## cordic_pipeline
module cordic_pipeline(clk, x0, y0, z0, out_x, out_y, out_z);
Size in the first run: about 7,000 cells after synthesis, roughly 530 flip-flops, about 97 I/O pins, ~0.049 sq mm of cells after synthesis.
clock: 2.71 ns
lec_check: 0
abc_area: 1
cap_margin: 20
core_margin: 2
core_utilization: 68
cts_cluster_size: 74
slew_margin: 20
run.sh (not shown) runs the stock make flow with config.mk's settings and CLKGATE_MAP_FILE=.
The starting point reached the layout checks and failed them: negative setup slack.
Rerun with:
ABC_AREA = not set   (was 1)
CORE_UTILIZATION = 72   (was 68)
CTS_CLUSTER_SIZE = not set   (was 74)
PLACE_DENSITY = 0.67   (was not set)
SETUP_SLACK_MARGIN = -0.24   (was not set)
clock period = 2.29 ns   (was 2.71 ns; I/O delays follow)
This time the run stopped in clock tree synthesis (DPL-0038).
Die area drops by 15%.
Synthesized cell count drops by 29%.
Area after synthesis is lower by 9.9%.
Rerun with:
CORE_UTILIZATION = 40   (was 72)
GPL_ROUTABILITY_DRIVEN = 0   (was not set)
PLACE_DENSITY = not set   (was 0.67)
SETUP_SLACK_MARGIN = not set   (was -0.24)
TNS_END_PERCENT = 5   (was not set)
clock period = 4.0 ns   (was 2.29 ns; I/O delays follow)
This time the run went through all stages and came out clean.
Synthesized area stays the same.
Die area rose by well over a third.
Synthesized cell count is unchanged.
Rerun with:
CORE_UTILIZATION = 15   (was 40)
GPL_ROUTABILITY_DRIVEN = not set   (was 0)
TNS_END_PERCENT = not set   (was 5)
clock period = 5.23 ns   (was 4.0 ns; I/O delays follow)
Result: The changed run passed the timing, design-rule and antenna checks. Worst setup slack improves by 0.87 ns. Critical path depth is unchanged. Global-route usage came out lower by 11 points. Final area came out higher by a few percent. Area after synthesis is unchanged.
Rerun with:
ABC_AREA = 0   (was not set)
CORE_UTILIZATION = 72   (was 15)
CTS_CLUSTER_DIAMETER = 400   (was not set)
CTS_CLUSTER_SIZE = 100   (was not set)
PLACE_DENSITY = 0.8   (was not set)
clock period = 2.62 ns   (was 5.23 ns; I/O delays follow)
This time the run never finished: it broke off in global routing.
Area after synthesis stays the same.
Die area shrinks by about 80%.
Synthesized cell count stays the same.
Rerun with:
ABC_AREA = not set   (was 0)
CORE_UTILIZATION = 40   (was 72)
CTS_CLUSTER_DIAMETER = not set   (was 400)
CTS_CLUSTER_SIZE = not set   (was 100)
PLACE_DENSITY = not set   (was 0.8)
clock period = 4.0 ns   (was 2.62 ns; I/O delays follow)
After rerunning:
- This time the run completed with no timing, DRC or antenna violations
- die area goes up by 79%
- synthesized area stays the same
- synthesized cell count stays the same


Starting RTL as in the previous note.
Settings: LEC_CHECK=0, CAP_MARGIN=20, CORE_MARGIN=2, CORE_UTILIZATION=72, CTS_CLUSTER_SIZE=39, PLACE_DENSITY=0.67, SETUP_SLACK_MARGIN=-0.24, SLEW_MARGIN=20; clock period 2.3 ns.
The baseline died in clock tree synthesis (DPL-0038).
Rerun with:
--- a/flow/config.mk
+++ b/flow/config.mk
@@ -9,6 +9,3 @@
 export CORE_MARGIN = 2
-export CORE_UTILIZATION = 72
-export CTS_CLUSTER_SIZE = 39
-export PLACE_DENSITY = 0.67
-export SETUP_SLACK_MARGIN = -0.24
+export CORE_UTILIZATION = 40
 export SLEW_MARGIN = 20
==> flow/constraint.sdc (replaced) <==
create_clock -name core_clock -period 3.82 [get_ports {clk}]
set_input_delay 0.7640 -clock core_clock [delete_from_list [all_inputs] [get_ports {clk}]]
set_output_delay 0.7640 -clock core_clock [all_outputs]
set_load 0.01 [all_outputs]
Outcome: With this change the flow produced a clean layout. Synthesized area stays the same. Die area goes up by 79%. Synthesized cell count stays the same.
Rerun with:
--- a/flow/config.mk
+++ b/flow/config.mk
@@ -7,5 +7,8 @@
 export LEC_CHECK = 0
+export ABC_AREA = 1
 export CAP_MARGIN = 20
 export CORE_MARGIN = 2
-export CORE_UTILIZATION = 40
+export CORE_UTILIZATION = 72
+export CTS_CLUSTER_SIZE = 74
+export HOLD_SLACK_MARGIN = -0.1
 export SLEW_MARGIN = 20
==> flow/constraint.sdc (replaced) <==
create_clock -name core_clock -period 3.21 [get_ports {clk}]
set_input_delay 0.6420 -clock core_clock [delete_from_list [all_inputs] [get_ports {clk}]]
set_output_delay 0.6420 -clock core_clock [all_outputs]
set_load 0.01 [all_outputs]
Clock-buffer cell count decreases by 24.
Sequential share of layout area went down by 1.3 points.
Clock skew is lower by 0.023 ns.
Cell count is higher by 21%.
Synthesized area climbs by 11%.
Final area rose by 6.8%.
First-iteration DRC count increases by 130%.
Rerun with:
--- a/flow/config.mk
+++ b/flow/config.mk
@@ -7,8 +7,5 @@
 export LEC_CHECK = 0
-export ABC_AREA = 1
 export CAP_MARGIN = 20
 export CORE_MARGIN = 2
-export CORE_UTILIZATION = 72
-export CTS_CLUSTER_SIZE = 74
-export HOLD_SLACK_MARGIN = -0.1
+export CORE_UTILIZATION = 23
 export SLEW_MARGIN = 20
==> flow/constraint.sdc (replaced) <==
create_clock -name core_clock -period 3.82 [get_ports {clk}]
set_input_delay 0.7640 -clock core_clock [delete_from_list [all_inputs] [get_ports {clk}]]
set_output_delay 0.7640 -clock core_clock [all_outputs]
set_load 0.01 [all_outputs]
What happened: Via count decreases by about 27%; worst hold slack gains 0.0036 ns; worst setup slack degrades by 0.12 ns; wire length is lower by 26%; flip-flop count does not change; final cell count decreases by about 4.4%; utilization falls by 53 points; register-to-register slack got worse by 0.12 ns; design area came out lower by 4.4%; clock skew came out higher by 0.018 ns.
Rerun with:
--- a/flow/config.mk
+++ b/flow/config.mk
@@ -8,4 +8,9 @@
 export CAP_MARGIN = 20
+export CORE_ASPECT_RATIO = 0.5
 export CORE_MARGIN = 2
-export CORE_UTILIZATION = 23
+export CORE_UTILIZATION = 69
+export CTS_CLUSTER_DIAMETER = 370
+export CTS_CLUSTER_SIZE = 49
+export PLACE_DENSITY_LB_ADDON = 0.0
+export SETUP_SLACK_MARGIN = 0.63
 export SLEW_MARGIN = 20
==> flow/constraint.sdc (replaced) <==
create_clock -name core_clock -period 2.16 [get_ports {clk}]
set_input_delay 0.4320 -clock core_clock [delete_from_list [all_inputs] [get_ports {clk}]]
set_output_delay 0.4320 -clock core_clock [all_outputs]
set_load 0.01 [all_outputs]
What happened:
- Now the flow stopped in clock tree synthesis
- die area came out lower by 66%
- synthesized cell count stays the same
- synthesized area stays the same
Rerun with:
==> flow/config.mk (replaced) <==
export PLATFORM = sky130hd
export DESIGN_NAME = cordic_pipeline
export DESIGN_NICKNAME = cordic_pipeline
export VERILOG_FILES = /design/flow/design.v
export SDC_FILE = /design/flow/constraint.sdc
export NUM_CORES = 4
export LEC_CHECK = 0
export CAP_MARGIN = 20
export CELL_PAD_IN_SITES_GLOBAL_PLACEMENT = 2
export CORE_MARGIN = 9
export CORE_UTILIZATION = 31
export CTS_CLUSTER_DIAMETER = 184
export GPL_ROUTABILITY_DRIVEN = 0
export PLACE_DENSITY_LB_ADDON = 0.17
export SETUP_SLACK_MARGIN = 0.39
export SLEW_MARGIN = 20
==> flow/constraint.sdc (replaced) <==
create_clock -name core_clock -period 4.0 [get_ports {clk}]
set_input_delay 0.8000 -clock core_clock [delete_from_list [all_inputs] [get_ports {clk}]]
set_output_delay 0.8000 -clock core_clock [all_outputs]
set_load 0.01 [all_outputs]
=>
- With this change the flow finished clean
- die size grows by 140%
- area after synthesis does not change
- synthesized cell count is unchanged
